### flow/design.v
`timescale 1ns / 1ps
module DiscriminantCalculator(
    input signed [31:0] SphereX,
    input signed [31:0] SphereY,
    input signed [31:0] SphereZ,
    input [31:0] SphereRadius,
    input signed [31:0] RayStartX,
    input signed [31:0] RayStartY,
    input signed [31:0] RayStartZ,
    input signed [31:0] RayDirX,
    input signed [31:0] RayDirY,
    input signed [31:0] RayDirZ,
    output signed [31:0] Discriminant,
    output signed [31:0] B_out,
    output QuickIntersects,
    input CLK,
    input aresetn,
    input InputValid,
    output InputReady,
    output OutputReady
    );
    parameter waiting = 2'b00;
    parameter reading = 2'b01;
    parameter process = 2'b10;
    parameter process2 = 2'b11;
    logic [1:0] nextState;
    logic [1:0] state;
    logic signed [31:0] dx;
    logic signed [31:0] dy;
    logic signed [31:0] dz;
    logic signed [31:0] discriminant;
    logic signed [31:0] A;
    logic signed [31:0] B;
    logic signed [31:0] C;
    logic signed [31:0] distX;
    logic signed [31:0] distY;
    logic signed [31:0] distZ;
    logic [31:0] sphereRadiusSquared;
    assign InputReady = (state == waiting);
    assign OutputReady = (state == process2);
    assign Discriminant = discriminant;
    assign B_out = B;
    assign QuickIntersects = (discriminant > 0);
    always_ff@(posedge CLK) begin
        if (aresetn == 1'b0) begin
            state <= waiting;
        end else begin
            state <= nextState;
        end
        if (nextState == reading) begin
            dx <= RayDirX;
            dy <= RayDirY;
            dz <= RayDirZ;
            distX <= RayStartX - SphereX;
            distY <= RayStartY - SphereY;
            distZ <= RayStartZ - SphereZ;
            sphereRadiusSquared <= SphereRadius * SphereRadius;
            A <= RayDirX * RayDirX + RayDirY * RayDirY + RayDirZ * RayDirZ;
        end else if (nextState == process) begin
            B <= (dx * distX + dy * distY + dz * distZ) << 1;
            C <= (distX * distX + distY * distY + distZ * distZ) - sphereRadiusSquared;
        end else if (nextState == process2) begin
            discriminant <= B * B - 4 * A * C;
        end         
    end
    always_comb begin
        case (state) 
        waiting:
            if (InputValid) begin
                nextState = reading;
            end else begin
                nextState = waiting;
            end            
        reading:
            nextState = process;
        process:
            nextState = process2;
        process2:
            nextState = waiting;
        endcase
    end
endmodule
### flow/run.sh
#!/bin/bash
# the make line also repeats each setting of config.mk as NAME=value (left out here)
make -C /OpenROAD-flow-scripts/flow DESIGN_CONFIG=/design/flow/config.mk WORK_HOME=/design/flow/orfs CLKGATE_MAP_FILE= finish
### flow/config.mk
export PLATFORM = sky130hd
export DESIGN_NAME = DiscriminantCalculator
export DESIGN_NICKNAME = DiscriminantCalculator
export VERILOG_FILES = /design/flow/design.v
export SDC_FILE = /design/flow/constraint.sdc
export NUM_CORES = 4
export LEC_CHECK = 0
export CAP_MARGIN = 30
export CORE_MARGIN = 2
export CORE_UTILIZATION = 72
export CTS_CLUSTER_SIZE = 41
export HOLD_SLACK_MARGIN = 0.25
export SETUP_SLACK_MARGIN = -0.48
export SLEW_MARGIN = 20
### flow/constraint.sdc
create_clock -name core_clock -period 6.85 [get_ports {CLK}]
set_input_delay 1.3700 -clock core_clock [delete_from_list [all_inputs] [get_ports {CLK}]]
set_output_delay 1.3700 -clock core_clock [all_outputs]
set_load 0.01 [all_outputs]
==> impl_metrics.toml, run 1 <==
# generated from flow reports
[run]
openroad.warnings = 85
drv_cap = 0

[place]
placed_cells = 23700
portBuffers = 374
hpwl_um = 490000
placed_area_um2 = 201000
gp_congestion = 1.06

[synth]
syn_area_um2 = 174000
ff_type = "edfxtp_1"
top_cells_by_count = "inv_1, fa_1, nand2_1, ha_1, and2_1"
ys_sh_mux = 0.000346
ys_seq_elements = 340
yosys.area.top_type = "fa_1"
syn_inst = 18300
top_cell = "inv_1"
netlist_top_cells_area = "fa_1, ha_1, inv_1"
yosys_warnings = 1
ys_sh_xor = 0.0384
yosysChipArea_um2 = 174000
edf_count = 336
simple_gate_share = 0.117
yosysTopAreaCellShare = 0.503
ys_seq_share = 0.0586
yosys.area_share.aoi = 0.0241
ys_async_sr_fraction = 0
ys_cells = 18300
ys_types = 75
fa_ha_area_frac = 0.626
avgSynthCellArea_um2 = 9.50
synth.comb.largest_family = "adder cells"

[min_path]
hold_path_class = "reg2reg"
min_path_cells = 1
min_to = "state[0]"
hold_start = "state[3]"

[worst_setup_path]
path_common_cell = "fa_1"
ff2ff_path_depth = 29
startpoint = "distY[11]"
cpMaxStageDelayCell = "fa_1"
cpPeakStageDelay_ps = 610
worst_ep_required_time_ps = 7250
cpLargestDelayFamily = "adder cells"
cp.arrival_ps = 9620
end_kind = "flop"
crit_fanout = 8
startpoint_type = "flop"
path_class = "reg2reg"
reg2reg_slack_ps = -2370
crit_path_end = "C[28]"
timing.rr.end = "C[28]"
path_buffers = 6
critical_path_depth = 29
r2r_start = "distY[11]"

[final_timing]
slew_violations = 0
finalHoldViolCount = 0
layout_setup_ws_ps = -2370
rsz0062_at_grt = "true"
finalSetupViolations = 103
max_slew_margin = 0.295
fmax_mhz = 108
final.period_utilization = 1.35
worst_pin_slew_ps = 1060
finalSetupTns_ps = -128000
min_period_ps = 9220
skew_ps = 61.6

[drt]
drc = 0
avgRoutedWirePerCell_um = 24.8
avgViaCountPerCell = 5.83
first_pass_iters = 9
ant_nets = 0
via_count = 139000
wl_um = 593000
drt_iter0_drc = 13300

[status]
failed_checks = "setup timing"
outcome = "finished with violations"

[clocking]
cts_sinks = 340
cts.reportedPaths.clkPinSlew_ps = 70
cts_tree = "yes"
cts-root-buf = "clkbuf_16"
cts.path.max_buffers = 3
insertion_delay_ps = 720
htree_levels = 2
holdBufCountCts = 0
cts_inserted_buffers = 45

[global_route]
grt_pass1_vias = 153000
grt_pass1_wl_um = 870000
grt_overflow = 0
grt_max_degree = 150
grtUsageTotal = 0.480
antenna_found_initial = 64

[layout]
mi_logic_area_um2 = 144000
nFillCells = 12400
synthToLayoutAreaGrowth_pct = 19.2
fin_area_um2 = 207000
final_nets = 27000
seqCellArea_um2 = 10200
fin_cells = 23900

[die]
rows = 180
fp.coreArea_um2 = 240000
fp_util = 0.723
die_x_um = 495
die_h_um = 495
ios = 390
die_area_um2 = 245000
==> what timing repair did <==
item / CTS / global route
cloned: 7 / 5
resized: 543 / 645
endpoints found under the setup margin: 94 / 103
buffers inserted: 63 / 117
pin swaps: 224 / 344
==> metal layers <==
metal / part of all wire / vias to the layer above / GRT usage / wire (µm)
li1: - / 56700 / - / -
met1: 0.32 / 69400 / 0.566 / 189000
met5: 0.0011 / - / 0 / 632
met4: 0.10 / 48 / 0.347 / 59800
met2: 0.45 / 9840 / 0.749 / 268000
met3: 0.13 / 3423 / 0.146 / 75400
==> per-stage QoR <==
| stage | setup slack [ps] | hold WS (ps) | util |
|---|---|---|---|
| detailed placement | -3010 | 511 | 0.838 |
| floorplan | -2770 | 495 | - |
| finish | -2370 | 530 | 0.862 |
| CTS | -2090 | 531 | 0.850 |
| global placement | -2910 | 480 | 0.837 |
| global route | -2470 | 556 | 0.862 |
==> final cells by class <==
type / instances / area share
inverter: 5614 / 0.102
clock buffer: 49 / 0.00562
clock inverter: 35 / 0.00186
tap: 3185 / 0.0193
antenna: 42 / 0.000508
sequential: 340 / 0.0491
multi-input combinational: 11700 / 0.694
timing repair buffer: 2953 / 0.127
==> inputs of run 2 (changes only) <==
- ABC_AREA: unset -> 1
- CAP_MARGIN: 30 -> 40
- CTS_CLUSTER_DIAMETER: unset -> 201
- CTS_CLUSTER_SIZE: 41 -> 76
- HOLD_SLACK_MARGIN: 0.25 -> unset
- PLACE_DENSITY: unset -> 0.35
- SETUP_SLACK_MARGIN: -0.48 -> 0.22
- clock period: 6.85 -> 2.72 ns (I/O delays scaled with it)
==> impl_metrics.toml, run 2 <==
# generated from flow reports
[status]
outcome = "did not finish"
flow.stopped_at = "global routing (5_1_grt)"
tool.error = "[ERROR GRT-0232] Routing congestion too high. Check the congestion heatmap in the GUI."

[die]
fp.coreArea_um2 = 251000
die_x_um = 507
fp_util = 0.724
die_area_um2 = 257000
ios = 390
die_h_um = 507
rows = 184

[place]
place_ws_ps = -6110
placed_cells = 27600
hpwl_um = 514000
gp_congestion = 1.04
portBuffers = 375

[synth]
syn_area_um2 = 182000
yosysChipArea_um2 = 182000
ys_async_sr_fraction = 0
yosys.area_share.aoi = 0.0187
synth.comb.largest_family = "adder cells"
avgSynthCellArea_um2 = 8.38
simple_gate_share = 0.121
ys_seq_elements = 340
ys_sh_xor = 0.0308
yosys.area.top_type = "fa_1"
yosys_warnings = 1
ys_types = 56
fa_ha_area_frac = 0.598
ys_seq_share = 0.0559
syn_inst = 21700
top_cells_by_count = "inv_1, nand2_1, fa_1, ha_1, clkbuf_1"
ff_type = "edfxtp_1"
ys_cells = 21700
top_cell = "inv_1"
edf_count = 336
yosysTopAreaCellShare = 0.481
netlist_top_cells_area = "fa_1, inv_1, ha_1"
ys_sh_mux = 0

[clocking]
cts_sinks = 340
cts.path.max_buffers = 3
cts_inserted_buffers = 16
holdBufCountCts = 0
cts-root-buf = "clkbuf_16"
htree_levels = 1

[global_route]
grt_overflow = 308
grtUsageTotal = 0.696
run 2: layer usage:
layer,overflow,global-route usage
met5,2,0.343
met4,87,0.677
met3,42,0.498
met2,142,0.898
met1,35,0.691
run 2: through the flow:
step	setup TNS, ps	instance area [µm²]
CTS	-574520	222000
global placement	-651370	213000
floorplan	-2062410	183000
detailed placement	-678280	213000
run 2: repair_timing:
action	4_1_cts
gates cloned	25
endpoints found under the setup margin	187
resized	1667
pin swaps	674
setup buffers	289
==> inputs of run 3 (changes only) <==
- CAP_MARGIN: 40 -> 0
- CTS_CLUSTER_SIZE: 76 -> 91
- HOLD_SLACK_MARGIN: unset -> 0.29
- SETUP_SLACK_MARGIN: 0.22 -> 0.75
- clock period: 2.72 -> 2.77 ns (I/O delays scaled with it)
==> impl_metrics.toml, run 3 <==
# generated from flow reports
[clocking]
htree_levels = 1
cts-root-buf = "clkbuf_16"
cts_sinks = 340
cts_inserted_buffers = 16
cts.path.max_buffers = 3

[status]
flow.stopped_at = "global routing (5_1_grt)"
outcome = "did not finish"
tool.error = "[ERROR GRT-0232] Routing congestion too high. Check the congestion heatmap in the GUI."

[synth]
synth.comb.largest_family = "adder cells"
top_cells_by_count = "inv_1, nand2_1, fa_1, ha_1, clkbuf_1"
yosys.area_share.aoi = 0.0187
syn_inst = 21700
ys_sh_xor = 0.0308
netlist_top_cells_area = "fa_1, inv_1, ha_1"
yosys.area.top_type = "fa_1"
avgSynthCellArea_um2 = 8.38
ff_type = "edfxtp_1"
syn_area_um2 = 182000
edf_count = 336
yosys_warnings = 1
top_cell = "inv_1"
simple_gate_share = 0.121
ys_async_sr_fraction = 0
ys_sh_mux = 0
yosysChipArea_um2 = 182000
ys_seq_share = 0.0559
ys_cells = 21700
ys_seq_elements = 340
yosysTopAreaCellShare = 0.481
fa_ha_area_frac = 0.598
ys_types = 56

[place]
place_ws_ps = -6130
gp_congestion = 1.04
portBuffers = 375
hpwl_um = 511000

[die]
die_area_um2 = 257000
die_x_um = 507
fp.coreArea_um2 = 251000
die_h_um = 507
fp_util = 0.724
ios = 390
rows = 184

[global_route]
grt_overflow = 637
grtUsageTotal = 0.726
==> run 3: what timing repair did <==
item	in CTS
gates resized	383
cloned	3
endpoints found under the hold margin	0
pin swaps	148
setup buffers	63
hold buffers	0
setup endpoints to repair	269
==> run 3: routing by layer <==
metal,overflow,global-route usage
met5,11,0.399
met4,213,0.699
met3,66,0.555
met2,277,0.907
met1,70,0.721
==> run 3: stage by stage <==
step	utilization	cells	area [µm²]
detailed placement	0.847	27600	213000
CTS	0.859	27700	216000
floorplan	-	21700	183000
global placement	0.847	27600	213000
==> inputs of run 4 (changes only) <==
- ABC_AREA: 1 -> unset
- CAP_MARGIN: 0 -> 30
- CTS_CLUSTER_DIAMETER: 201 -> unset
- CTS_CLUSTER_SIZE: 91 -> unset
- HOLD_SLACK_MARGIN: 0.29 -> 0.26
- PLACE_DENSITY: 0.35 -> 0.67
- SETUP_SLACK_MARGIN: 0.75 -> -0.52
- clock period: 2.77 -> 7.31 ns (I/O delays scaled with it)
==> impl_metrics.toml, run 4 <==
# generated from flow reports
[final_timing]
fmax_mhz = 111
final.period_utilization = 1.24
finalSetupViolations = 88
layout_setup_ws_ps = -1730
worst_pin_slew_ps = 1110
min_period_ps = 9040
slew_violations = 0
finalHoldViolCount = 0
worst_hold_slack_ps = 520
skew_ps = 43.7
rsz0062_at_grt = "true"
finalSetupTns_ps = -77260
max_slew_margin = 0.252

[synth]
yosys.area.top_type = "fa_1"
netlist_top_cells_area = "fa_1, ha_1, inv_1"
fa_ha_area_frac = 0.626
ff_type = "edfxtp_1"
ys_seq_elements = 340
top_cell = "inv_1"
edf_count = 336
ys_types = 75
yosys.area_share.aoi = 0.0241
top_cells_by_count = "inv_1, fa_1, nand2_1, ha_1, and2_1"
ys_seq_share = 0.0586
yosysTopAreaCellShare = 0.503
syn_area_um2 = 174000
ys_cells = 18300
ys_async_sr_fraction = 0
synth.comb.largest_family = "adder cells"
ys_sh_mux = 0.000346
simple_gate_share = 0.117
avgSynthCellArea_um2 = 9.50
ys_sh_xor = 0.0384
yosys_warnings = 1
yosysChipArea_um2 = 174000
syn_inst = 18300

[worst_setup_path]
startpoint = "dz[11]"
path_common_cell = "fa_1"
r2r_start = "dz[11]"
critical_path_depth = 30
ff2ff_path_depth = 30
worst_ep_required_time_ps = 7720
reg2reg_slack_ps = -1730
cp.arrival_ps = 9450
startpoint_type = "flop"
path_class = "reg2reg"
path_buffers = 9
crit_path_end = "B[30]"
cpLargestDelayFamily = "adder cells"
cpPeakStageDelay_ps = 570
timing.rr.end = "B[30]"
end_kind = "flop"
crit_fanout = 13
cpMaxStageDelayCell = "fa_1"

[global_route]
grtUsageTotal = 0.471
grt_overflow = 0
grt_max_degree = 140
grt_pass1_vias = 150000
grt_pass1_wl_um = 855000
antenna_found_initial = 36

[drt]
ant_nets = 0
dr_wl_met2_um = 250000
top_layer_used = "met5"
wl_um = 553000
avgViaCountPerCell = 5.63
wl_met1_um = 182000
avgRoutedWirePerCell_um = 23.2
route.met3.wl_um = 64500
first_pass_iters = 10
via_count = 134000
drc = 0
drt_iter0_drc = 12200

[status]
outcome = "finished with violations"
failed_checks = "setup timing"

[clocking]
cts.path.max_buffers = 3
cts_sinks = 340
cts-root-buf = "clkbuf_16"
cts.reportedPaths.clkPinSlew_ps = 70
insertion_delay_ps = 740
htree_levels = 2
holdBufCountCts = 0
cts_inserted_buffers = 45
cts_tree = "yes"

[die]
fp_util = 0.723
die_x_um = 495
fp.coreArea_um2 = 240000
rows = 180
die_h_um = 495
die_area_um2 = 245000
ios = 390

[layout]
synthToLayoutAreaGrowth_pct = 18.0
fin_cells = 23800
final_nets = 27000
fin_area_um2 = 205000
nFillCells = 13300

[place]
hpwl_um = 474000
place_ws_ps = -2680
placed_cells = 23600
gp_congestion = 1.07
portBuffers = 374
placed_area_um2 = 200000

[min_path]
hold_start = "state[0]"
min_to = "state[0]"
hold_path_class = "reg2reg"
min_path_cells = 2

[run]
drv_cap = 0
openroad.warnings = 85
==> run 4: stage by stage <==
stage	utilization
final	0.853
after global routing	0.853
after CTS	0.850
after detailed placement	0.832
after global placement	0.832
after floorplan	-
==> run 4: cell type report <==
type	instances	area, µm²	share of cell area
clock inverters	36	447	0.00218
repair buffers	2900	25400	0.124
multi-input cells	11700	143000	0.696
flip-flops and latches	340	10200	0.0496
inverters	5614	21100	0.103
diodes	13	32.5	0.000159
well taps	3185	3990	0.0194
clock buffers	47	1130	0.00553
==> run 4: routing by layer <==
| metal | track usage | vias up |
|---|---|---|
| li1 | - | 56500 |
| met1 | 0.560 | 67200 |
| met2 | 0.726 | 7686 |
| met3 | 0.137 | 2531 |
| met4 | 0.362 | 32 |
| met5 | 0.00235 | - |
==> run 4: repair_timing <==
item,in CTS,in global routing
setup endpoints to repair,76,80
pin swaps,418,114
buffers inserted,132,34
resized,868,138
gates cloned,5,2
==> inputs of run 5 (changes only) <==
- CAP_MARGIN: 30 -> 20
- CTS_CLUSTER_DIAMETER: unset -> 92
- HOLD_SLACK_MARGIN: 0.26 -> -0.07
- PLACE_DENSITY: 0.67 -> 0.42
==> impl_metrics.toml, run 5 <==
# generated from flow reports
[place]
gp_congestion = 1.07
portBuffers = 374
hpwl_um = 474000
placed_area_um2 = 200000

[global_route]
grt_pass1_wl_um = 851000
grt_pass1_vias = 150000
grtUsageTotal = 0.468
grt_max_degree = 140
antenna_found_initial = 40
grt_overflow = 0

[synth]
yosys.area_share.aoi = 0.0241
ys_async_sr_fraction = 0
yosys_warnings = 1
avgSynthCellArea_um2 = 9.50
ys_sh_mux = 0.000346
top_cells_by_count = "inv_1, fa_1, nand2_1, ha_1, and2_1"
syn_inst = 18300
top_cell = "inv_1"
ys_types = 75
yosysChipArea_um2 = 174000
netlist_top_cells_area = "fa_1, ha_1, inv_1"
synth.comb.largest_family = "adder cells"
yosys.area.top_type = "fa_1"
ys_seq_share = 0.0586
yosysTopAreaCellShare = 0.503
fa_ha_area_frac = 0.626
ys_sh_xor = 0.0384
ys_cells = 18300
edf_count = 336
simple_gate_share = 0.117
ff_type = "edfxtp_1"
syn_area_um2 = 174000
ys_seq_elements = 340

[final_timing]
max_slew_margin = 0.283
slew_violations = 0
fmax_mhz = 110
finalHoldViolCount = 0
min_period_ps = 9110
final.period_utilization = 1.25
layout_setup_ws_ps = -1800
worst_pin_slew_ps = 1080
finalSetupViolations = 90
skew_ps = 55.6
rsz0062_at_grt = "true"

[worst_setup_path]
ff2ff_path_depth = 31
reg2reg_slack_ps = -1800
path_buffers = 10
crit_path_end = "B[29]"
critical_path_depth = 31
cpMaxStageDelayCell = "fa_1"
end_kind = "flop"
r2r_start = "distX[3]"
timing.rr.end = "B[29]"
startpoint = "distX[3]"
crit_fanout = 23
path_class = "reg2reg"
cpPeakStageDelay_ps = 590
cp.arrival_ps = 9600
startpoint_type = "flop"
worst_ep_required_time_ps = 7800
cpLargestDelayFamily = "adder cells"
path_common_cell = "fa_1"

[status]
failed_checks = "setup timing"
outcome = "finished with violations"

[drt]
drt_iter0_drc = 11900
avgRoutedWirePerCell_um = 23.2
first_pass_iters = 8
avgViaCountPerCell = 5.62
drc = 0
wl_um = 554000
ant_nets = 0
via_count = 134000

[die]
die_area_um2 = 245000
fp.coreArea_um2 = 240000
fp_util = 0.723
rows = 180
die_x_um = 495
ios = 390
die_h_um = 495

[run]
openroad.warnings = 86
drv_cap = 0

[min_path]
hold_path_class = "reg2reg"
min_to = "state[0]"
hold_start = "state[0]"
min_path_cells = 2

[clocking]
cts_sinks = 340
insertion_delay_ps = 750
cts.path.max_buffers = 3
cts_tree = "yes"
cts_inserted_buffers = 52
cts.reportedPaths.clkPinSlew_ps = 60
cts-root-buf = "clkbuf_16"
htree_levels = 2

[layout]
utilization = 0.854
fin_area_um2 = 205000
final_nets = 27000
synthToLayoutAreaGrowth_pct = 18.1
==> run 5: what timing repair did <==
item | CTS | global route
setup endpoints to repair | 77 | 81
hold buffers | 0 | 0
setup buffers | 97 | 67
pin swaps | 329 | 140
gates resized | 719 | 230
gates cloned | 3 | 2
==> run 5: metrics by stage <==
stage	setup WS [ps]	TNS [ps]	cells	hold slack (ps)
floorplan	-2400	-631380	18300	495
global placement	-2590	-116760	23600	477
detailed placement	-2680	-127370	23600	507
CTS	-1610	-71930	23800	518
global route	-1990	-99250	23800	558
finish	-1800	-80850	23800	520
==> run 5: metal layers <==
| layer | GRT usage | routed length (µm) |
|---|---|---|
| met5 | 0 | 260 |
| met4 | 0.351 | 55000 |
| met3 | 0.141 | 65200 |
| met2 | 0.725 | 252000 |
| met1 | 0.555 | 182000 |
==> run 5: layout make-up <==
class	count	area, µm²
multi-input cells	11700	143000
fillers	13200	35000
repair buffers	2908	25400
inverters	5614	21100
flip-flops and latches	340	10200
well taps	3185	3990
clock buffers	54	1330
clock inverters	43	483
diodes	16	40.0
==> inputs of run 6 (changes only) <==
- CTS_CLUSTER_DIAMETER: 92 -> unset
- CTS_CLUSTER_SIZE: unset -> 84
- HOLD_SLACK_MARGIN: -0.07 -> 0.25
- PLACE_DENSITY: 0.42 -> unset
- PLACE_DENSITY_LB_ADDON: unset -> 0.04
- SETUP_SLACK_MARGIN: -0.52 -> 1.93
- clock period: 7.31 -> 7.01 ns (I/O delays scaled with it)
==> impl_metrics.toml, run 6 <==
# generated from flow reports
[worst_setup_path]
startpoint_type = "flop"
ff2ff_path_depth = 32
crit_fanout = 19
reg2reg_slack_ps = -3040
worst_ep_required_time_ps = 7570
path_buffers = 9
crit_path_end = "B[26]"
cpPeakStageDelay_ps = 850
startpoint = "dx[1]"
cpMaxStageDelayCell = "fa_2"
critical_path_depth = 32
cpLargestDelayFamily = "adder cells"
r2r_start = "dx[1]"
end_kind = "flop"
cp.arrival_ps = 10610
timing.rr.end = "B[26]"
path_common_cell = "fa_1"
path_class = "reg2reg"

[synth]
ys_async_sr_fraction = 0
top_cell = "inv_1"
avgSynthCellArea_um2 = 9.50
yosys.area_share.aoi = 0.0241
edf_count = 336
yosysTopAreaCellShare = 0.503
ys_sh_xor = 0.0384
yosys_warnings = 1
yosysChipArea_um2 = 174000
yosys.area.top_type = "fa_1"
netlist_top_cells_area = "fa_1, ha_1, inv_1"
ys_seq_elements = 340
syn_inst = 18300
synth.comb.largest_family = "adder cells"
syn_area_um2 = 174000
ys_sh_mux = 0.000346
ys_cells = 18300
ff_type = "edfxtp_1"
simple_gate_share = 0.117
ys_types = 75
fa_ha_area_frac = 0.626
ys_seq_share = 0.0586
top_cells_by_count = "inv_1, fa_1, nand2_1, ha_1, and2_1"

[min_path]
min_to = "state[2]"
hold_path_class = "reg2reg"
min_path_cells = 1
hold_start = "state[0]"

[drt]
wl_um = 650000
avgRoutedWirePerCell_um = 27.0
drc = 0
avgViaCountPerCell = 6.01
via_count = 145000
ant_nets = 0
first_pass_iters = 10
drt_iter0_drc = 17300

[clocking]
cts_tree = "yes"
cts.reportedPaths.clkPinSlew_ps = 70
cts.path.max_buffers = 3
insertion_delay_ps = 740
cts_inserted_buffers = 46
cts-root-buf = "clkbuf_16"
cts_sinks = 340
htree_levels = 2

[run]
drv_cap = 1
openroad.warnings = 87

[layout]
synthToLayoutAreaGrowth_pct = 21.8
nFillCells = 11400
fin_area_um2 = 212000
seqCellArea_um2 = 10200
mi_logic_area_um2 = 146000
final_nets = 27200

[place]
portBuffers = 374
place_ws_ps = -2810
hpwl_um = 481000
gp_congestion = 1.07
placed_area_um2 = 200000

[final_timing]
rsz0062_at_grt = "true"
slew_violations = 3
layout_setup_ws_ps = -3040
finalHoldViolCount = 0
skew_ps = 40.9
final.period_utilization = 1.43
finalSetupViolations = 105
max_slew_margin = -0.161
fmax_mhz = 99.5
worst_pin_slew_ps = 1730
min_period_ps = 10050

[global_route]
grt_pass1_wl_um = 900000
grtUsageTotal = 0.499
grt_pass1_vias = 155000
grt_overflow = 0
antenna_found_initial = 88
grt_max_degree = 149

[status]
failed_checks = "capacitance limit, slew limit, setup timing"
outcome = "finished with violations"

[die]
ios = 390
die_area_um2 = 245000
fp.coreArea_um2 = 240000
die_x_um = 495
fp_util = 0.723
rows = 180
die_h_um = 495
## run 6: stage by stage
step	std cells	utilization	TNS (ps)	hold slack [ps]
after floorplan	18300	-	-705430	495
after global routing	24100	0.880	-155560	564
after CTS	23900	0.864	-93100	507
after detailed placement	23600	0.835	-149560	491
final	24100	0.881	-149560	554
after global placement	23600	0.835	-139880	478
## run 6: per-layer routing
metal / up-vias / routed length, µm / track usage
li1: 57100 / - / -
met1: 71200 / 201000 / 0.585
met2: 12100 / 275000 / 0.750
met3: 4530 / 99400 / 0.180
met4: 71 / 73500 / 0.387
met5: - / 1600 / 0.00196
## run 6: area by class of cell
type | count | area share
Clock buffer | 49 | 0.00560
Multi-Input combinational cell | 11700 | 0.690
Antenna cell | 72 | 0.000852
Tap cell | 3185 | 0.0188
Sequential cell | 340 | 0.0481
Inverter | 5614 | 0.0998
Timing Repair Buffer | 3128 | 0.134
Clock inverter | 36 | 0.00223
## run 6: what timing repair did
item	CTS	global route
endpoints found under the setup margin	127	130
gates cloned	14	6
pin swaps	607	439
hold buffers	0	0
hold endpoints to repair	0	0
gates resized	1135	631
buffers inserted	198	125
==> inputs of run 7 (changes only) <==
- ABC_AREA: unset -> 0
- CAP_MARGIN: 20 -> 15
- CORE_ASPECT_RATIO: unset -> 0.5
- CTS_CLUSTER_DIAMETER: unset -> 392
- CTS_CLUSTER_SIZE: 84 -> 100
- HOLD_SLACK_MARGIN: 0.25 -> unset
- PLACE_DENSITY_LB_ADDON: 0.04 -> unset
- TNS_END_PERCENT: unset -> 5
- clock period: 7.01 -> 6.46 ns (I/O delays scaled with it)
==> impl_metrics.toml, run 7 <==
# generated from flow reports
[global_route]
grt_overflow = 6
grtUsageTotal = 0.625

[clocking]
htree_levels = 1
cts.path.max_buffers = 3
cts_inserted_buffers = 7
cts_sinks = 340
cts-root-buf = "clkbuf_16"
holdBufCountCts = 0

[place]
portBuffers = 374
gp_congestion = 1.03
place_ws_ps = -3600
placed_area_um2 = 201000
hpwl_um = 500000

[synth]
ys_seq_elements = 340
yosys.area_share.aoi = 0.0241
ys_cells = 18300
top_cells_by_count = "inv_1, fa_1, nand2_1, ha_1, and2_1"
ys_seq_share = 0.0586
yosysChipArea_um2 = 174000
ys_async_sr_fraction = 0
ff_type = "edfxtp_1"
edf_count = 336
synth.comb.largest_family = "adder cells"
ys_sh_xor = 0.0384
netlist_top_cells_area = "fa_1, ha_1, inv_1"
simple_gate_share = 0.117
ys_sh_mux = 0.000346
syn_inst = 18300
fa_ha_area_frac = 0.626
ys_types = 75
avgSynthCellArea_um2 = 9.50
top_cell = "inv_1"
yosys.area.top_type = "fa_1"
yosys_warnings = 1
syn_area_um2 = 174000
yosysTopAreaCellShare = 0.503

[die]
ios = 390
die_h_um = 351
die_x_um = 698
fp.coreArea_um2 = 240000
rows = 127
die_area_um2 = 245000
fp_util = 0.724

[status]
tool.error = "[ERROR GRT-0232] Routing congestion too high. Check the congestion heatmap in the GUI."
outcome = "did not finish"
flow.stopped_at = "global routing (5_1_grt)"
-- run 7: repair_timing --
| item | CTS |
|---|---|
| endpoints found under the setup margin | 128 |
| gates cloned | 2 |
| setup buffers | 71 |
| resized | 459 |
| pin swaps | 220 |
-- run 7: through the flow --
stage | setup TNS, ps | instances | hold WS (ps) | util
after floorplan | -897830 | 18300 | 495 | -
after global placement | -204570 | 23700 | 487 | 0.838
after detailed placement | -226840 | 23700 | 519 | 0.838
after CTS | -161300 | 23800 | 561 | 0.849
-- run 7: routing by layer --
layer / overflow / track usage
met4: 2 / 0.547
met2: 3 / 0.828
met3: 0 / 0.425
met1: 1 / 0.648
met5: 0 / 0.270
==> inputs of run 8 (changes only) <==
- ABC_AREA: 0 -> unset
- CAP_MARGIN: 15 -> 20
- CORE_ASPECT_RATIO: 0.5 -> unset
- CTS_CLUSTER_DIAMETER: 392 -> unset
- CTS_CLUSTER_SIZE: 100 -> 43
- HOLD_SLACK_MARGIN: unset -> 0.25
- SETUP_SLACK_MARGIN: 1.93 -> unset
- TNS_END_PERCENT: 5 -> unset
- clock period: 6.46 -> 8.18 ns (I/O delays scaled with it)
==> impl_metrics.toml, run 8 <==
# generated from flow reports
[final_timing]
skew_ps = 47.4
rsz0062_at_grt = "true"
finalSetupViolations = 51
worst_pin_slew_ps = 1100
finalHoldViolCount = 0
min_period_ps = 9100
final.period_utilization = 1.11
slew_violations = 0
fmax_mhz = 110
layout_setup_ws_ps = -916
max_slew_margin = 0.260

[status]
outcome = "finished with violations"
failed_checks = "setup timing"

[synth]
ys_sh_xor = 0.0384
ff_type = "edfxtp_1"
yosysChipArea_um2 = 174000
ys_async_sr_fraction = 0
ys_types = 75
ys_sh_mux = 0.000346
top_cells_by_count = "inv_1, fa_1, nand2_1, ha_1, and2_1"
yosys.area.top_type = "fa_1"
ys_seq_elements = 340
avgSynthCellArea_um2 = 9.50
simple_gate_share = 0.117
edf_count = 336
syn_area_um2 = 174000
yosysTopAreaCellShare = 0.503
syn_inst = 18300
ys_seq_share = 0.0586
yosys_warnings = 1
netlist_top_cells_area = "fa_1, ha_1, inv_1"
yosys.area_share.aoi = 0.0241
top_cell = "inv_1"
synth.comb.largest_family = "adder cells"
fa_ha_area_frac = 0.626
ys_cells = 18300

[min_path]
min_to = "state[2]"
min_path_cells = 1
hold_path_class = "reg2reg"
hold_start = "state[0]"

[worst_setup_path]
path_class = "reg2reg"
timing.rr.end = "B[31]"
path_common_cell = "fa_1"
r2r_start = "distZ[2]"
cpLargestDelayFamily = "adder cells"
ff2ff_path_depth = 31
cpPeakStageDelay_ps = 560
cp.arrival_ps = 9600
startpoint_type = "flop"
critical_path_depth = 31
startpoint = "distZ[2]"
path_buffers = 9
reg2reg_slack_ps = -920
worst_ep_required_time_ps = 8690
crit_fanout = 7
cpMaxStageDelayCell = "fa_1"
crit_path_end = "B[31]"
end_kind = "flop"

[clocking]
cts.path.max_buffers = 3
insertion_delay_ps = 710
htree_levels = 2
holdBufCountCts = 0
cts_tree = "yes"
cts-root-buf = "clkbuf_16"
cts_inserted_buffers = 51
cts.reportedPaths.clkPinSlew_ps = 80
cts_sinks = 340

[drt]
drc = 0
first_pass_iters = 7
avgViaCountPerCell = 5.54
avgRoutedWirePerCell_um = 22.2
wl_um = 521000
ant_nets = 0
via_count = 130000
drt_iter0_drc = 10600

[layout]
nFillCells = 14000
fin_area_um2 = 203000
utilization = 0.847
final_nets = 26700
synthToLayoutAreaGrowth_pct = 17.1
fin_cells = 23500

[place]
gp_congestion = 1.04
placed_cells = 23300
hpwl_um = 444000
portBuffers = 374
placed_area_um2 = 197000

[die]
fp_util = 0.723
die_area_um2 = 245000
ios = 390
die_x_um = 495
rows = 180
die_h_um = 495
fp.coreArea_um2 = 240000

[global_route]
grt_pass1_vias = 144000
grt_max_degree = 125
grt_pass1_wl_um = 805000
antenna_found_initial = 33
grtUsageTotal = 0.438
grt_overflow = 0

[run]
openroad.warnings = 85
drv_cap = 0
[run 8: layout make-up]
| class | instances | area, µm² | area share |
|---|---|---|---|
| repair buffers | 2592 | 23400 | 0.115 |
| well taps | 3185 | 3990 | 0.0196 |
| inverters | 5614 | 21100 | 0.104 |
| flip-flops and latches | 340 | 10200 | 0.0500 |
| clock buffers | 57 | 1330 | 0.00654 |
| diodes | 16 | 40.0 | 0.000197 |
| multi-input cells | 11700 | 143000 | 0.703 |
| clock inverters | 36 | 479 | 0.00236 |
[run 8: stage by stage]
step,hold slack [ps],worst slack [ps],setup TNS (ps)
after detailed placement,501,-1980,-50930
after global routing,540,-1140,-31480
after global placement,482,-1900,-42840
after floorplan,495,-1710,-428330
after CTS,507,-791,-17240
final,509,-916,-21090
[run 8: repair_timing]
action | CTS | global route
resized | 440 | 501
endpoints found under the setup margin | 60 | 72
buffers inserted | 62 | 102
pin swaps | 253 | 403
cloned | 5 | 2
[run 8: layer usage]
layer / global-route usage / up-vias / wire, µm
li1: - / 56000 / -
met1: 0.555 / 65600 / 182000
met2: 0.676 / 6875 / 238000
met3: 0.123 / 1786 / 59500
met4: 0.262 / 31 / 41700
met5: 0 / - / 650
==> inputs of run 9 (changes only) <==
- ABC_AREA: unset -> 1
- CTS_CLUSTER_DIAMETER: unset -> 201
- CTS_CLUSTER_SIZE: 43 -> 76
- HOLD_SLACK_MARGIN: 0.25 -> unset
- PLACE_DENSITY_LB_ADDON: unset -> 0.02
- SETUP_SLACK_MARGIN: unset -> 0.76
- clock period: 8.18 -> 2.77 ns (I/O delays scaled with it)
==> impl_metrics.toml, run 9 <==
# generated from flow reports
[status]
flow.stopped_at = "global routing (5_1_grt)"
outcome = "did not finish"
tool.error = "[ERROR GRT-0232] Routing congestion too high. Check the congestion heatmap in the GUI."

[synth]
fa_ha_area_frac = 0.598
top_cells_by_count = "inv_1, nand2_1, fa_1, ha_1, clkbuf_1"
yosysChipArea_um2 = 182000
yosys.area_share.aoi = 0.0187
yosys.area.top_type = "fa_1"
syn_area_um2 = 182000
ys_seq_share = 0.0559
edf_count = 336
top_cell = "inv_1"
ff_type = "edfxtp_1"
yosys_warnings = 1
ys_sh_xor = 0.0308
ys_types = 56
netlist_top_cells_area = "fa_1, inv_1, ha_1"
ys_seq_elements = 340
yosysTopAreaCellShare = 0.481
syn_inst = 21700
ys_sh_mux = 0
simple_gate_share = 0.121
ys_async_sr_fraction = 0
avgSynthCellArea_um2 = 8.38
synth.comb.largest_family = "adder cells"
ys_cells = 21700

[die]
fp_util = 0.724
fp.coreArea_um2 = 251000
die_x_um = 507
die_h_um = 507
ios = 390
die_area_um2 = 257000
rows = 184

[place]
hpwl_um = 504000
place_ws_ps = -6010
gp_congestion = 1.04
portBuffers = 375

[clocking]
holdBufCountCts = 0
cts-root-buf = "clkbuf_16"
cts.path.max_buffers = 3
cts_sinks = 340
cts_inserted_buffers = 15
htree_levels = 1

[global_route]
grt_overflow = 1010
grtUsageTotal = 0.767
[run 9: metal layers]
layer | GRT overflow | GRT usage
met1 | 79 | 0.759
met2 | 573 | 0.933
met3 | 93 | 0.621
met4 | 258 | 0.736
met5 | 7 | 0.446
[run 9: per-stage QoR]
step | cells | cell area (µm²)
after detailed placement | 27600 | 212000
after CTS | 27800 | 219000
after global placement | 27600 | 212000
after floorplan | 21700 | 183000
[run 9: repair_timing]
item / in CTS
gates resized: 857
pin swaps: 359
gates cloned: 16
endpoints found under the hold margin: 0
endpoints found under the setup margin: 271
buffers inserted: 178
==> inputs of run 10 (changes only) <==
- ABC_AREA: 1 -> unset
- CTS_CLUSTER_DIAMETER: 201 -> unset
- CTS_CLUSTER_SIZE: 76 -> 43
- HOLD_SLACK_MARGIN: unset -> 0.25
- PLACE_DENSITY_LB_ADDON: 0.02 -> unset
- SETUP_SLACK_MARGIN: 0.76 -> -0.52
- clock period: 2.77 -> 7.23 ns (I/O delays scaled with it)
==> impl_metrics.toml, run 10 <==
# generated from flow reports
[drt]
drt_iter0_drc = 13300
wl_um = 576000
avgViaCountPerCell = 5.72
avgRoutedWirePerCell_um = 24.2
ant_nets = 0
drc = 0
first_pass_iters = 8
via_count = 136000

[synth]
ys_seq_elements = 340
ys_types = 75
top_cell = "inv_1"
yosys_warnings = 1
yosys.area.top_type = "fa_1"
syn_area_um2 = 174000
fa_ha_area_frac = 0.626
netlist_top_cells_area = "fa_1, ha_1, inv_1"
top_cells_by_count = "inv_1, fa_1, nand2_1, ha_1, and2_1"
ys_cells = 18300
yosysChipArea_um2 = 174000
ys_async_sr_fraction = 0
ff_type = "edfxtp_1"
edf_count = 336
yosysTopAreaCellShare = 0.503
ys_seq_share = 0.0586
yosys.area_share.aoi = 0.0241
avgSynthCellArea_um2 = 9.50
synth.comb.largest_family = "adder cells"
ys_sh_mux = 0.000346
syn_inst = 18300
simple_gate_share = 0.117
ys_sh_xor = 0.0384

[final_timing]
skew_ps = 67.6
max_slew_margin = 0.174
slew_violations = 0
fmax_mhz = 109
finalSetupTns_ps = -94870
worst_hold_slack_ps = 533
layout_setup_ws_ps = -1970
finalSetupViolations = 95
finalHoldViolCount = 0
min_period_ps = 9200
final.period_utilization = 1.27
rsz0062_at_grt = "true"
worst_pin_slew_ps = 1220

[clocking]
cts_inserted_buffers = 48
htree_levels = 2
insertion_delay_ps = 740
cts_sinks = 340
cts.reportedPaths.clkPinSlew_ps = 70
holdBufCountCts = 0
cts.path.max_buffers = 3
cts_tree = "yes"
cts-root-buf = "clkbuf_16"

[layout]
synthToLayoutAreaGrowth_pct = 18.4
utilization = 0.856
final_nets = 26900
fin_cells = 23800
fin_area_um2 = 206000
nFillCells = 13000

[worst_setup_path]
startpoint = "distY[11]"
cpMaxStageDelayCell = "fa_1"
cpLargestDelayFamily = "adder cells"
path_class = "reg2reg"
cp.arrival_ps = 9680
cpPeakStageDelay_ps = 570
critical_path_depth = 30
timing.rr.end = "C[26]"
ff2ff_path_depth = 30
crit_fanout = 6
crit_path_end = "C[26]"
path_common_cell = "fa_1"
startpoint_type = "flop"
end_kind = "flop"
reg2reg_slack_ps = -1970
r2r_start = "distY[11]"
path_buffers = 10
worst_ep_required_time_ps = 7710

[die]
ios = 390
die_h_um = 495
die_x_um = 495
fp_util = 0.723
die_area_um2 = 245000
rows = 180
fp.coreArea_um2 = 240000

[status]
outcome = "finished with violations"
failed_checks = "setup timing"

[place]
place_ws_ps = -2680
portBuffers = 374
placed_cells = 23600
gp_congestion = 1.07
hpwl_um = 486000
placed_area_um2 = 200000

[min_path]
hold_start = "state[2]"
min_to = "state[1]"
min_path_cells = 1
hold_path_class = "reg2reg"

[global_route]
grt_overflow = 0
grt_pass1_vias = 150000
grtUsageTotal = 0.476
grt_pass1_wl_um = 861000
grt_max_degree = 132
antenna_found_initial = 55

[run]
drv_cap = 0
openroad.warnings = 85
run 10: metal layers:
layer	vias up	share of wire	GRT usage
met1	68100	0.33	0.573
li1	56500	-	-
met5	-	0.00074	0
met2	8820	0.45	0.736
met4	52	0.098	0.342
met3	2743	0.13	0.141
run 10: area by class of cell:
type / count / area [µm²] / area share
Antenna cell: 39 / 97.6 / 0.000475
Clock buffer: 51 / 1230 / 0.00600
Clock inverter: 34 / 337 / 0.00164
Inverter: 5614 / 21100 / 0.103
Multi-Input combinational cell: 11700 / 143000 / 0.697
Sequential cell: 340 / 10200 / 0.0495
Tap cell: 3185 / 3990 / 0.0194
Timing Repair Buffer: 2876 / 25500 / 0.124
run 10: what timing repair did:
action,4_1_cts,5_1_grt
setup endpoints to repair,77,84
setup buffers,97,93
endpoints found under the hold margin,0,0
pin swaps,278,294
resized,666,387
cloned,6,5
==> inputs of run 11 (changes only) <==
- CAP_MARGIN: 20 -> 5
- CELL_PAD_IN_SITES_DETAIL_PLACEMENT: unset -> 2
- CELL_PAD_IN_SITES_GLOBAL_PLACEMENT: unset -> 0
- CORE_MARGIN: 2 -> 7
- CORE_UTILIZATION: 72 -> 40
- CTS_CLUSTER_SIZE: 43 -> 23
- GPL_TIMING_DRIVEN: unset -> 1
- HOLD_SLACK_MARGIN: 0.25 -> unset
- SETUP_SLACK_MARGIN: -0.52 -> unset
- clock period: 7.23 -> 11.0 ns (I/O delays scaled with it)
==> impl_metrics.toml, run 11 <==
# generated from flow reports
[synth]
ys_sh_xor = 0.0384
ff_type = "edfxtp_1"
ys_async_sr_fraction = 0
ys_sh_mux = 0.000346
ys_seq_share = 0.0586
edf_count = 336
yosysTopAreaCellShare = 0.503
ys_types = 75
yosys.area.top_type = "fa_1"
yosysChipArea_um2 = 174000
top_cell = "inv_1"
avgSynthCellArea_um2 = 9.50
simple_gate_share = 0.117
syn_inst = 18300
ys_cells = 18300
syn_area_um2 = 174000
yosys_warnings = 1
fa_ha_area_frac = 0.626
ys_seq_elements = 340
top_cells_by_count = "inv_1, fa_1, nand2_1, ha_1, and2_1"
netlist_top_cells_area = "fa_1, ha_1, inv_1"
synth.comb.largest_family = "adder cells"
yosys.area_share.aoi = 0.0241

[clocking]
cts_sinks = 340
cts_inserted_buffers = 52
cts.path.max_buffers = 3
cts-root-buf = "clkbuf_16"
htree_levels = 2
holdBufCountCts = 0

[status]
flow.stopped_at = "global routing (5_1_grt)"
outcome = "did not finish"
tool.error = "[ERROR GRT-0116] Global routing finished with congestion. Check the congestion regions in the DRC Viewer."

[place]
hpwl_um = 878000
gp_congestion = 0.901
portBuffers = 374
placed_cells = 24200

[die]
fp.coreArea_um2 = 432000
die_area_um2 = 453000
die_x_um = 673
die_h_um = 673
fp_util = 0.402
rows = 241
ios = 390

[global_route]
grtUsageTotal = 0.887
grt_overflow = 36600
-- run 11: per-stage QoR --
stage | instance area (µm²) | TNS [ps] | setup WS [ps]
after CTS | 190000 | 0 | 3.67
after detailed placement | 186000 | -30830 | -1900
after global placement | 186000 | -35.8 | -35.8
after floorplan | 174000 | 0 | 547
-- run 11: repair_timing --
action,in CTS
gates cloned,1
gates resized,244
setup endpoints to repair,32
setup buffers,123
pin swaps,67
-- run 11: layer usage --
layer,GRT usage,GRT overflow
met5,0.724,609
met4,0.766,3651
met3,0.864,7392
met2,0.956,11100
met1,0.905,13800
==> inputs of run 12 (changes only) <==
- CAP_MARGIN: 5 -> 15
- CELL_PAD_IN_SITES_DETAIL_PLACEMENT: 2 -> unset
- CELL_PAD_IN_SITES_GLOBAL_PLACEMENT: 0 -> unset
- CORE_MARGIN: 7 -> 2
- CORE_UTILIZATION: 40 -> 72
- CTS_CLUSTER_SIZE: 23 -> 100
- GPL_TIMING_DRIVEN: 1 -> unset
- clock period: 11.0 -> 6.46 ns (I/O delays scaled with it)
==> impl_metrics.toml, run 12 <==
# generated from flow reports
[clocking]
cts-root-buf = "clkbuf_16"
cts_tree = "yes"
cts.path.max_buffers = 3
insertion_delay_ps = 740
htree_levels = 2
cts_inserted_buffers = 47
cts.reportedPaths.clkPinSlew_ps = 70
cts_sinks = 340
holdBufCountCts = 0

[die]
die_area_um2 = 245000
fp.coreArea_um2 = 240000
die_h_um = 495
fp_util = 0.723
die_x_um = 495
rows = 180
ios = 390

[place]
place_ws_ps = -3300
hpwl_um = 484000
gp_congestion = 1.07
placed_area_um2 = 201000
portBuffers = 374

[synth]
top_cells_by_count = "inv_1, fa_1, nand2_1, ha_1, and2_1"
ys_cells = 18300
yosysTopAreaCellShare = 0.503
netlist_top_cells_area = "fa_1, ha_1, inv_1"
syn_area_um2 = 174000
avgSynthCellArea_um2 = 9.50
ys_seq_elements = 340
top_cell = "inv_1"
edf_count = 336
ys_async_sr_fraction = 0
ys_sh_xor = 0.0384
yosysChipArea_um2 = 174000
syn_inst = 18300
fa_ha_area_frac = 0.626
synth.comb.largest_family = "adder cells"
yosys.area_share.aoi = 0.0241
ff_type = "edfxtp_1"
simple_gate_share = 0.117
ys_seq_share = 0.0586
yosys_warnings = 1
ys_sh_mux = 0.000346
ys_types = 75
yosys.area.top_type = "fa_1"

[worst_setup_path]
path_common_cell = "inv_1"
cpMaxStageDelayCell = "xnor2_2"
crit_fanout = 18
startpoint_type = "flop"
path_class = "reg2reg"
startpoint = "distX[2]"
crit_path_end = "B[26]"
ff2ff_path_depth = 36
path_buffers = 13
r2r_start = "distX[2]"
critical_path_depth = 36
cp.arrival_ps = 10550
end_kind = "flop"
cpPeakStageDelay_ps = 780
worst_ep_required_time_ps = 6840
reg2reg_slack_ps = -3710
cpLargestDelayFamily = "adder cells"
timing.rr.end = "B[26]"

[final_timing]
skew_ps = 63.1
finalSetupViolations = 110
finalSetupTns_ps = -185970
min_period_ps = 10170
max_slew_margin = 0.204
finalHoldViolCount = 0
layout_setup_ws_ps = -3710
slew_violations = 0
fmax_mhz = 98.4
final.period_utilization = 1.57
rsz0062_at_grt = "true"
worst_pin_slew_ps = 1190

[global_route]
grt_overflow = 0
gr-usage-met3 = 0.154
grt.busiest_layer = "met2"
grt_pass1_vias = 150000
grt_use_met2 = 0.725
grt_pass1_wl_um = 863000
use_met1 = 0.572
grt_max_degree = 151
grtUsageTotal = 0.476
antenna_found_initial = 75

[run]
drv_cap = 0
openroad.warnings = 88

[status]
outcome = "finished with violations"
failed_checks = "setup timing"

[drt]
avgViaCountPerCell = 5.85
drt_iter0_drc = 14200
drc = 0
avgRoutedWirePerCell_um = 25.6
via_count = 140000
ant_nets = 0
first_pass_iters = 9
wl_um = 613000

[min_path]
min_path_cells = 1
hold_start = "state[2]"
min_to = "state[1]"
hold_path_class = "reg2reg"

[layout]
nFillCells = 12000
synthToLayoutAreaGrowth_pct = 20.9
final_nets = 27100
fin_area_um2 = 210000
-- run 12: layout make-up --
type                    instances  area [µm²]  share of cell area
flip-flops and latches        340       10200              0.0485
well taps                    3185        3990              0.0190
multi-input cells           11700      145000               0.693
clock inverters                35         357             0.00170
clock buffers                  52        1190             0.00569
inverters                    5614       21100               0.101
repair buffers               3033       27500               0.131
diodes                         27        67.6            0.000322
-- run 12: per-layer routing --
metal / vias to the layer above / share of wire
li1: 56800 / -
met4: 102 / 0.11
met5: - / 0.0024
met3: 3582 / 0.14
met2: 10200 / 0.44
met1: 69400 / 0.31
-- run 12: timing repair --
item,in CTS,in global routing
gates resized,600,891
endpoints found under the setup margin,115,115
buffers inserted,97,136
pin swaps,334,577
cloned,8,10
-- run 12: through the flow --
stage,util,hold WS [ps],cells
floorplan,-,495,18300
global placement,0.838,483,23700
detailed placement,0.838,505,23700
CTS,0.855,528,23800
global route,0.874,537,23900
finish,0.874,533,24000
==> inputs of run 13 (changes only) <==
- ABC_AREA: unset -> 1
- CAP_MARGIN: 15 -> 20
- CTS_CLUSTER_SIZE: 100 -> unset
- PLACE_DENSITY: unset -> 0.67
- clock period: 6.46 -> 11.0 ns (I/O delays scaled with it)
==> impl_metrics.toml, run 13 <==
# generated from flow reports
[synth]
syn_area_um2 = 182000
top_cell = "inv_1"
yosys.area_share.aoi = 0.0187
yosysTopAreaCellShare = 0.481
avgSynthCellArea_um2 = 8.38
yosys.area.top_type = "fa_1"
ys_seq_elements = 340
ys_cells = 21700
ys_sh_mux = 0
syn_inst = 21700
ys_sh_xor = 0.0308
edf_count = 336
netlist_top_cells_area = "fa_1, inv_1, ha_1"
fa_ha_area_frac = 0.598
simple_gate_share = 0.121
top_cells_by_count = "inv_1, nand2_1, fa_1, ha_1, clkbuf_1"
yosys_warnings = 1
synth.comb.largest_family = "adder cells"
yosysChipArea_um2 = 182000
ys_async_sr_fraction = 0
ys_types = 56
ff_type = "edfxtp_1"
ys_seq_share = 0.0559

[clocking]
insertion_delay_ps = 730
cts.reportedPaths.clkPinSlew_ps = 70
cts_tree = "yes"
cts_sinks = 340
holdBufCountCts = 0
cts.path.max_buffers = 3
cts-root-buf = "clkbuf_16"
cts_resized = 0
cts_inserted_buffers = 49
post_cts_buffers = 0
htree_levels = 2

[run]
openroad.warnings = 74
drv_cap = 0

[global_route]
antenna_found_initial = 15
use_met1 = 0.523
grt_pass1_vias = 146000
grt_overflow = 0
grt_use_met2 = 0.650
grtUsageTotal = 0.407
grt_pass1_wl_um = 797000
grt.busiest_layer = "met2"
grt_max_degree = 85
gr-usage-met3 = 0.0775

[final_timing]
worst_pin_slew_ps = 1240
worst_hold_slack_ps = 470
finalSetupViolations = 0
finalHoldViolCount = 0
max_slew_margin = 0.174
skew_ps = 29.9
rsz0062_at_grt = "false"
min_period_ps = 10240
slew_violations = 0
layout_setup_ws_ps = 758
final.period_utilization = 0.931
finalSetupTns_ps = 0
fmax_mhz = 97.6

[drt]
via_count = 135000
avgRoutedWirePerCell_um = 19.7
first_pass_iters = 7
wl_um = 497000
drt_iter0_drc = 11000
avgViaCountPerCell = 5.36
ant_nets = 0
drc = 0

[worst_setup_path]
path_common_cell = "inv_1"
path_class = "in2reg"
r2r_start = "distZ[6]"
path_buffers = 12
crit_fanout = 10
startpoint = "RayDirZ[11]"
critical_path_depth = 37
ff2ff_path_depth = 27
cpPeakStageDelay_ps = 640
reg2reg_slack_ps = 1100
cpMaxStageDelayCell = "fa_1"
timing.rr.end = "C[29]"
startpoint_type = "primary input"
cp.arrival_ps = 10720
end_kind = "flop"
cpLargestDelayFamily = "adder cells"
worst_ep_required_time_ps = 11480
crit_path_end = "A[29]"

[status]
outcome = "finished clean"

[die]
die_area_um2 = 257000
fp_util = 0.724
rows = 184
fp.coreArea_um2 = 251000
die_x_um = 507
ios = 390
die_h_um = 507

[min_path]
min_path_cells = 2
hold_start = "state[2]"
min_to = "state[1]"
hold_path_class = "reg2reg"

[layout]
synthToLayoutAreaGrowth_pct = 5.42
final_nets = 28200
nFillCells = 18800

[place]
place_ws_ps = 146
gp_congestion = 1.01
hpwl_um = 432000
portBuffers = 375
run 13: cell type report:
class,count,area (µm²),area share
multi-input cells,12900,140000,0.729
inverters,7698,28900,0.151
flip-flops and latches,340,10200,0.0531
repair buffers,765,7020,0.0366
well taps,3348,4190,0.0219
clock buffers,52,1240,0.00646
clock inverters,40,437,0.00228
diodes,6,15.0,0.0000783
run 13: per-layer routing:
layer / share of wire / vias up
met5: 0.00014 / -
met4: 0.076 / 10
met3: 0.099 / 1398
met2: 0.46 / 6428
met1: 0.36 / 66700
li1: - / 60300
run 13: per-stage QoR:
step,cells,util,area [µm²]
after CTS,25200,0.763,192000
after global routing,25200,0.763,192000
after floorplan,21700,-,182000
final,25200,0.763,192000
after global placement,25100,0.755,190000
after detailed placement,25100,0.756,190000
==> inputs of run 14 (changes only) <==
- ABC_AREA: 1 -> unset
- CORE_UTILIZATION: 72 -> 16
- PLACE_DENSITY: 0.67 -> unset
- clock period: 11.0 -> 16.6 ns (I/O delays scaled with it)
==> impl_metrics.toml, run 14 <==
# generated from flow reports
[synth]
yosys_warnings = 1
ys_seq_elements = 340
ys_sh_mux = 0.000346
ys_sh_xor = 0.0384
yosysChipArea_um2 = 174000
ys_types = 75
top_cells_by_count = "inv_1, fa_1, nand2_1, ha_1, and2_1"
avgSynthCellArea_um2 = 9.50
top_cell = "inv_1"
simple_gate_share = 0.117
yosys.area.top_type = "fa_1"
ys_seq_share = 0.0586
ys_async_sr_fraction = 0
netlist_top_cells_area = "fa_1, ha_1, inv_1"
edf_count = 336
ys_cells = 18300
yosysTopAreaCellShare = 0.503
yosys.area_share.aoi = 0.0241
syn_area_um2 = 174000
ff_type = "edfxtp_1"
synth.comb.largest_family = "adder cells"
syn_inst = 18300
fa_ha_area_frac = 0.626

[run]
openroad.warnings = 76
drv_cap = 0

[worst_setup_path]
cpLargestDelayFamily = "adder cells"
cpPeakStageDelay_ps = 890
ff2ff_path_depth = 30
reg2reg_slack_ps = 5530
end_kind = "flop"
crit_fanout = 21
r2r_start = "distX[4]"
critical_path_depth = 29
timing.rr.end = "C[26]"
cp.arrival_ps = 12740
cpMaxStageDelayCell = "clkdlybuf4s50_1"
path_buffers = 10
path_common_cell = "fa_1"
worst_ep_required_time_ps = 17090
crit_path_end = "A[23]"
startpoint = "RayDirZ[5]"
path_class = "in2reg"
startpoint_type = "primary input"

[final_timing]
max_slew_margin = 0.176
finalSetupViolations = 0
worst_pin_slew_ps = 1230
min_period_ps = 12250
rsz0062_at_grt = "false"
finalSetupTns_ps = 0
final.period_utilization = 0.738
finalHoldViolCount = 0
skew_ps = 85.6
slew_violations = 0
fmax_mhz = 81.6

[place]
placed_cells = 32700
hpwl_um = 438000
gp_congestion = 0.857
placed_area_um2 = 195000
portBuffers = 374

[drt]
drc = 0
avgRoutedWirePerCell_um = 15.6
via_count = 116000
avgViaCountPerCell = 3.53
first_pass_iters = 6
ant_nets = 0
wl_um = 512000
drt_iter0_drc = 6648

[layout]
final_nets = 24700
synthToLayoutAreaGrowth_pct = 13.3
fin_area_um2 = 197000
fin_cells = 32800
nFillCells = 120000
utilization = 0.182

[die]
fp.coreArea_um2 = 1080000
fp_util = 0.161
ios = 390
die_h_um = 1050
die_x_um = 1050
die_area_um2 = 1090000
rows = 382

[clocking]
cts-root-buf = "clkbuf_16"
cts_inserted_buffers = 42
insertion_delay_ps = 780
holdBufCountCts = 0
cts_sinks = 340
post_cts_buffers = 0
cts.reportedPaths.clkPinSlew_ps = 70
cts_tree = "yes"
cts_resized = 0
htree_levels = 2
cts.path.max_buffers = 3

[global_route]
grtUsageTotal = 0.0949
grt_overflow = 0
antenna_found_initial = 156
grt_pass1_wl_um = 786000
grt_pass1_vias = 125000
grt_max_degree = 69

[min_path]
hold_path_class = "reg2reg"
min_path_cells = 2
hold_start = "state[0]"
min_to = "state[0]"

[status]
outcome = "finished clean"
## run 14: layout make-up
type	instances	area, µm²	area share
Antenna cell	81	203	0.00103
Clock buffer	45	1060	0.00540
Clock inverter	32	373	0.00190
Inverter	5614	21100	0.107
Multi-Input combinational cell	11700	140000	0.712
Sequential cell	340	10200	0.0517
Tap cell	14400	18000	0.0916
Timing Repair Buffer	644	5760	0.0293
## run 14: per-stage QoR
stage | setup slack (ps) | hold WS [ps]
after floorplan | 5030 | 495
after global placement | 3700 | 488
after detailed placement | 3630 | 500
after CTS | 4430 | 512
after global routing | 3980 | 525
final | 4350 | 510
## run 14: per-layer routing
layer	routed length, µm	vias to the layer above	GRT usage	share of wire
met1	215000	59900	0.123	0.42
li1	-	52100	-	-
met2	248000	3160	0.162	0.48
met5	298	-	0	0.00058
met3	31800	582	0.0148	0.062
met4	17500	44	0.0278	0.034
==> inputs of run 15 (changes only) <==
- CORE_UTILIZATION: 16 -> 40
- SETUP_SLACK_MARGIN: unset -> 2.35
- clock period: 16.6 -> 10.5 ns (I/O delays scaled with it)
==> impl_metrics.toml, run 15 <==
# generated from flow reports
[status]
outcome = "finished clean"

[drt]
avgRoutedWirePerCell_um = 22.0
drt_iter0_drc = 8755
avgViaCountPerCell = 4.89
top_layer_used = "met5"
drc = 0
via_count = 123000
ant_nets = 0
dr_wl_met2_um = 260000
route.met3.wl_um = 43400
first_pass_iters = 8
wl_um = 553000
wl_met1_um = 215000

[clocking]
cts_inserted_buffers = 45
holdBufCountCts = 0
cts-root-buf = "clkbuf_16"
htree_levels = 2
cts_sinks = 340
cts.path.max_buffers = 3
cts.reportedPaths.clkPinSlew_ps = 60
insertion_delay_ps = 740
cts_tree = "yes"

[global_route]
grt_pass1_vias = 134000
grtUsageTotal = 0.256
antenna_found_initial = 50
grt_pass1_wl_um = 839000
grt_max_degree = 130
grt_overflow = 0

[final_timing]
slew_violations = 0
skew_ps = 58.1
final.period_utilization = 0.921
fmax_mhz = 103
worst_pin_slew_ps = 1120
finalHoldViolCount = 0
finalSetupTns_ps = 0
finalSetupViolations = 0
max_slew_margin = 0.255
rsz0062_at_grt = "true"
min_period_ps = 9670

[layout]
seqCellArea_um2 = 10200
mi_logic_area_um2 = 144000
nFillCells = 40600
utilization = 0.466
fin_area_um2 = 201000
synthToLayoutAreaGrowth_pct = 15.7
final_nets = 25800

[place]
portBuffers = 374
placed_area_um2 = 189000
gp_congestion = 0.972
hpwl_um = 457000

[worst_setup_path]
critical_path_depth = 28
worst_ep_required_time_ps = 10980
path_buffers = 8
end_kind = "flop"
path_class = "in2reg"
startpoint = "RayDirZ[16]"
cpMaxStageDelayCell = "fa_1"
cpLargestDelayFamily = "adder cells"
crit_fanout = 4
cpPeakStageDelay_ps = 570
timing.rr.end = "B[30]"
crit_path_end = "A[27]"
startpoint_type = "primary input"
reg2reg_slack_ps = 1250
cp.arrival_ps = 10150
path_common_cell = "fa_1"
ff2ff_path_depth = 34
r2r_start = "distZ[4]"

[synth]
synth.comb.largest_family = "adder cells"
avgSynthCellArea_um2 = 9.50
syn_area_um2 = 174000
ys_sh_xor = 0.0384
edf_count = 336
simple_gate_share = 0.117
netlist_top_cells_area = "fa_1, ha_1, inv_1"
ys_sh_mux = 0.000346
top_cell = "inv_1"
ff_type = "edfxtp_1"
yosys.area.top_type = "fa_1"
fa_ha_area_frac = 0.626
ys_types = 75
syn_inst = 18300
yosysChipArea_um2 = 174000
ys_seq_share = 0.0586
yosysTopAreaCellShare = 0.503
ys_seq_elements = 340
ys_async_sr_fraction = 0
top_cells_by_count = "inv_1, fa_1, nand2_1, ha_1, and2_1"
yosys.area_share.aoi = 0.0241
yosys_warnings = 1
ys_cells = 18300

[die]
ios = 390
fp_util = 0.402
die_x_um = 663
rows = 241
die_area_um2 = 439000
die_h_um = 663
fp.coreArea_um2 = 432000

[run]
drv_cap = 0
openroad.warnings = 84

[min_path]
min_to = "state[0]"
min_path_cells = 2
hold_start = "state[0]"
hold_path_class = "reg2reg"
==> run 15: metrics by stage <==
step	hold WS [ps]	worst slack, ps	cells
global route	556	619	25100
finish	515	833	25100
global placement	489	-435	24400
floorplan	495	147	18300
detailed placement	506	-463	24400
CTS	519	932	25000
==> run 15: what timing repair did <==
action,CTS,global route
setup buffers,481,122
gates resized,836,351
setup endpoints to repair,83,70
gates cloned,24,6
pin swaps,401,311
==> run 15: final cells by class <==
class	instances	share of cell area
sequential	340	0.0506
multi-input combinational	11700	0.716
antenna	15	0.000187
clock buffer	50	0.00570
inverter	5614	0.105
clock inverter	31	0.00173
timing repair buffer	1709	0.0851
tap	5710	0.0356
==> run 15: layer usage <==
layer  vias to the layer above  GRT usage
met4                        14      0.124
met2                      4195      0.419
li1                      54200          -
met1                     63700      0.329
met3                       848     0.0453
met5                         -          0
